==> inputs of run a <==
## SequentialNonrestoringDivider128Bit
module SequentialNonrestoringDivider128Bit(
    input [127:0] dividend_q,
    input [127:0] divisor_m,
    input clk,
	 input reset_n,
    output [127:0] quotient,
	 output [127:0] remainder,
	 output done
    );
Settings: LEC_CHECK=0, CAP_MARGIN=20, CORE_MARGIN=2, CORE_UTILIZATION=63, CTS_CLUSTER_DIAMETER=32, CTS_CLUSTER_SIZE=35, SETUP_SLACK_MARGIN=1.18, SLEW_MARGIN=20; clock period 3.96 ns.
run.sh (not shown) runs the stock make flow with config.mk's settings and CLKGATE_MAP_FILE=.
==> run b (differences from run a) <==
CORE_UTILIZATION = 68   (was 63)
CTS_CLUSTER_DIAMETER = not set   (was 32)
SETUP_SLACK_MARGIN = not set   (was 1.18)
==> flow/constraint.sdc (replaced) <==
create_clock -name core_clock -period 4.44 [get_ports {clk}]
set_input_delay 0.8880 -clock core_clock [delete_from_list [all_inputs] [get_ports {clk}]]
set_output_delay 0.8880 -clock core_clock [all_outputs]
set_load 0.01 [all_outputs]
==> run c (differences from run a) <==
ABC_AREA = 1   (was not set)
CORE_ASPECT_RATIO = 0.5   (was not set)
CORE_UTILIZATION = 71   (was 63)
CTS_CLUSTER_DIAMETER = 374   (was 32)
CTS_CLUSTER_SIZE = 99   (was 35)
PLACE_DENSITY = 0.42   (was not set)
SETUP_SLACK_MARGIN = 1.21   (was 1.18)
TNS_END_PERCENT = 15   (was not set)
==> flow/constraint.sdc (replaced) <==
create_clock -name core_clock -period 4.28 [get_ports {clk}]
set_input_delay 0.8560 -clock core_clock [delete_from_list [all_inputs] [get_ports {clk}]]
set_output_delay 0.8560 -clock core_clock [all_outputs]
set_load 0.01 [all_outputs]
==> comparison table <==
quantity                                                                             run b                      run c                      run a
Average size of a mapped cell                                                     9.49 um2                   9.20 um2                   9.49 um2
Net count after synthesis                                                            2,832                      2,928                      2,832
Mux frac, synth                                                                     0.187%                         0%                     0.187%
Worst slack after detailed placement                                             -0.874 ns                  -0.209 ns                   -1.21 ns
Post-detail-place hpwl                                                           53,300 um                  45,400 um                  48,600 um
Total die size                                                                  32,800 um2                 31,900 um2                 35,400 um2
Adder and majority gate portion of the synthesized area                              21.2%                      21.0%                      21.2%
Hold-fix buffers at CTS                                                                  -                          0                          0
Post-Synth XOR/XNOR Area                                                             8.16%                      7.96%                      8.16%
Count of H-tree levels built during CTS                                                  -                          1                          3
Number of different library cells in the post-synthesis netlist                         59                         45                         59
Post-Synth Simple-Gate Area                                                          11.8%                      13.4%                      11.8%
Status                                                           aborted with a tool error  aborted with a tool error  aborted with a tool error
Stage where the flow stopped                                          clock tree synthesis             global routing             global routing

==> delta: inputs <==
==> flow/design.v <==
`timescale 1ns / 1ps
module BlockA(
	input a,
	input b,
	input c_in,
	output s,
	output g,
	output p
	);
assign s = a ^ b ^ c_in;
assign g = a & b;
assign p = a | b;
endmodule
module BlockB(
	input c_in,
	input G_ij,
	input G_jk,
	input P_ij,
	input P_jk,
	output c_pass,
	output c_out,
	output G_out,
	output P_out
	);
assign G_out = G_jk | (P_jk & G_ij);
assign P_out = P_jk & P_ij;
assign c_pass = c_in;
assign c_out = G_ij | (P_ij & c_in);
endmodule
`timescale 1ns / 1ps
module EightBitAdder(
    input [7:0] a,
    input [7:0] b,
	 input carry_in,
    output [7:0] s,
    output carry_out
    );
		wire c [0:14];
		wire g [0:14];
		wire p [0:14];
		assign c[14] = carry_in;
		assign carry_out = g[14]|(p[14]&carry_in);
		generate
		genvar i;
			for(i = 0; i<8; i = i+1)
			begin: Block_Generator
				BlockA A(
					.a(a[i]),
					.b(b[i]),
					.s(s[i]),
					.g(g[i]),
					.p(p[i]),
					.c_in(c[i])
					);
				if	(i < 7)
					BlockB B(
						.c_in(c[i+8]),
						.c_pass(c[2*i]),
						.c_out(c[2*i+1]),
						.G_ij(g[2*i]),
						.G_jk(g[2*i+1]),
						.G_out(g[i+8]),
						.P_ij(p[2*i]),
						.P_jk(p[2*i+1]),
						.P_out(p[i+8])
						);
			end
		endgenerate
endmodule
`timescale 1ns / 1ps
module AddSubCLA129Bits(
		input [128:0] a,
		input [128:0] b,
		input add_sub,
		output [128:0] s,
		output carry_out
		);
		wire c [0:254];
		wire g [0:254];
		wire p [0:254];
		wire b_add_sub [128:0];
		wire [1:0] g_con, p_con;
		wire c_con;
		assign carry_out = (g_con[1]|(p_con[1]&add_sub))^add_sub;
		generate
		genvar i;
			for(i = 0; i<129; i = i+1)
			begin: Block_Generator
				if (i < 128)
					BlockA A(
						.a(a[i]),
						.b(b_add_sub[i]),
						.s(s[i]),
						.g(g[i]),
						.p(p[i]),
						.c_in(c[i])
						);
				if	(i < 127)
					BlockB B(
						.c_in(c[i+128]),
						.c_pass(c[2*i]),
						.c_out(c[2*i+1]),
						.G_ij(g[2*i]),
						.G_jk(g[2*i+1]),
						.G_out(g[i+128]),
						.P_ij(p[2*i]),
						.P_jk(p[2*i+1]),
						.P_out(p[i+128])
						);
				assign b_add_sub[i] = b[i]^add_sub;
			end
		endgenerate
		BlockA LastBit_A(
			.a(a[128]),
			.b(b_add_sub[128]),
			.s(s[128]),
			.g(g_con[0]),
			.p(p_con[0]),
			.c_in(c_con)
			);
		BlockB B_08(
			.c_in(add_sub),
			.c_pass(c[254]),
			.c_out(c_con),
			.G_ij(g[254]),
			.G_jk(g_con[0]),
			.G_out(g_con[1]),
			.P_ij(p[254]),
			.P_jk(p_con[0]),
			.P_out(p_con[1])
			);
endmodule
`timescale 1ns / 1ps
module SequentialNonrestoringDivider128Bit(
    input [127:0] dividend_q,
    input [127:0] divisor_m,
    input clk,
	 input reset_n,
    output [127:0] quotient,
	 output [127:0] remainder,
	 output done
    );
	parameter [2:0] 	START = 3'b000,
							SHIFT = 3'b001,
							ACCUM = 3'b010,
							FIX_REMAINDER = 3'b011,
							DONE = 3'b100;
	reg [2:0] state;
	reg [7:0] count;
	reg [127:0] q_shift;
	reg [129:0] a_shift;
	reg add_sub_control;
	wire [129:0] add_sub_out;
	wire [7:0] count_plusone;
	EightBitAdder count_inc (
		.a(count),
		.b(8'b0),
		.carry_in(1'b1),
		.s(count_plusone),
		.carry_out()
		);
	wire add_sub_carry;
	AddSubCLA129Bits add_sub (
		.a(a_shift[128:0]), 
		.b({1'b0, divisor_m}), 
		.add_sub(add_sub_control), 
		.s(add_sub_out[128:0]), 
		.carry_out(add_sub_carry)
		);
	assign add_sub_out[129] = a_shift[129] ^ add_sub_carry;
	always @(posedge clk or negedge reset_n)
	begin
		if (!reset_n) 
			state <= START;
		else
		begin
			case (state)
				START: 			begin
									q_shift <= dividend_q;
									a_shift <= 130'h0;
									add_sub_control <= 1;
									count <= 8'h00;
									state <= SHIFT;
									end
				SHIFT: 			begin
									count <= count + 1;
									{a_shift, q_shift} <= {a_shift[128:0], q_shift, 1'b0};
									state <= ACCUM;
									end
				ACCUM:			begin
									a_shift <= add_sub_out[129:0];
									if (add_sub_out[129])
										begin
										add_sub_control <= 0;
										q_shift[0] <= 0;
										end
									else
										begin
										add_sub_control <= 1;
										q_shift[0] <= 1;
										end
									state <= (count == 8'b10000000)? FIX_REMAINDER : SHIFT;
									end
				FIX_REMAINDER:	begin
									if (a_shift[129])
										begin
										add_sub_control <= 0;
										a_shift <= add_sub_out[129:0];
										state <= FIX_REMAINDER;
										end
									else
										begin
										state <= DONE;
										end
									end
				DONE:				begin
									state <= DONE;
									end
			endcase
		end
	end
	assign done = state[2];
	assign quotient = q_shift;
	assign remainder = a_shift[127:0];
endmodule
==> flow/run.sh <==
#!/bin/bash
# the make line also repeats each setting of config.mk as NAME=value (left out here)
make -C /OpenROAD-flow-scripts/flow DESIGN_CONFIG=/design/flow/config.mk WORK_HOME=/design/flow/orfs CLKGATE_MAP_FILE= finish
==> flow/config.mk <==
export PLATFORM = sky130hd
export DESIGN_NAME = SequentialNonrestoringDivider128Bit
export DESIGN_NICKNAME = SequentialNonrestoringDivider128Bit
export VERILOG_FILES = /design/flow/design.v
export SDC_FILE = /design/flow/constraint.sdc
export NUM_CORES = 4
export LEC_CHECK = 0
export CAP_MARGIN = 20
export CELL_PAD_IN_SITES_DETAIL_PLACEMENT = 2
export CORE_MARGIN = 2
export CORE_UTILIZATION = 40
export CTS_CLUSTER_DIAMETER = 37
export MIN_ROUTING_LAYER = met2
export SLEW_MARGIN = 20
==> flow/constraint.sdc <==
create_clock -name core_clock -period 4.89 [get_ports {clk}]
set_input_delay 0.9780 -clock core_clock [delete_from_list [all_inputs] [get_ports {clk}]]
set_output_delay 0.9780 -clock core_clock [all_outputs]
set_load 0.01 [all_outputs]
==> inputs of willow, as changes to delta <==
==> flow/config.mk (replaced) <==
export PLATFORM = sky130hd
export DESIGN_NAME = SequentialNonrestoringDivider128Bit
export DESIGN_NICKNAME = SequentialNonrestoringDivider128Bit
export VERILOG_FILES = /design/flow/design.v
export SDC_FILE = /design/flow/constraint.sdc
export NUM_CORES = 4
export LEC_CHECK = 0
export ABC_AREA = 1
export CAP_MARGIN = 20
export CELL_PAD_IN_SITES_DETAIL_PLACEMENT = 1
export CORE_MARGIN = 7
export CORE_UTILIZATION = 23
export MAX_ROUTING_LAYER = met4
export SLEW_MARGIN = 25
export TNS_END_PERCENT = 35
==> flow/constraint.sdc (replaced) <==
create_clock -name core_clock -period 5.5 [get_ports {clk}]
set_input_delay 1.1000 -clock core_clock [delete_from_list [all_inputs] [get_ports {clk}]]
set_output_delay 1.1000 -clock core_clock [all_outputs]
set_load 0.01 [all_outputs]
==> results <==
willow finished clean. delta failed in 4_1_cts (DPL-0033).
Against delta, the synthesized area of willow is higher by 1.0%.
In willow the die size is higher than in delta, by 86%.
Synthesized cell count: willow is larger than delta (about 4.3%).
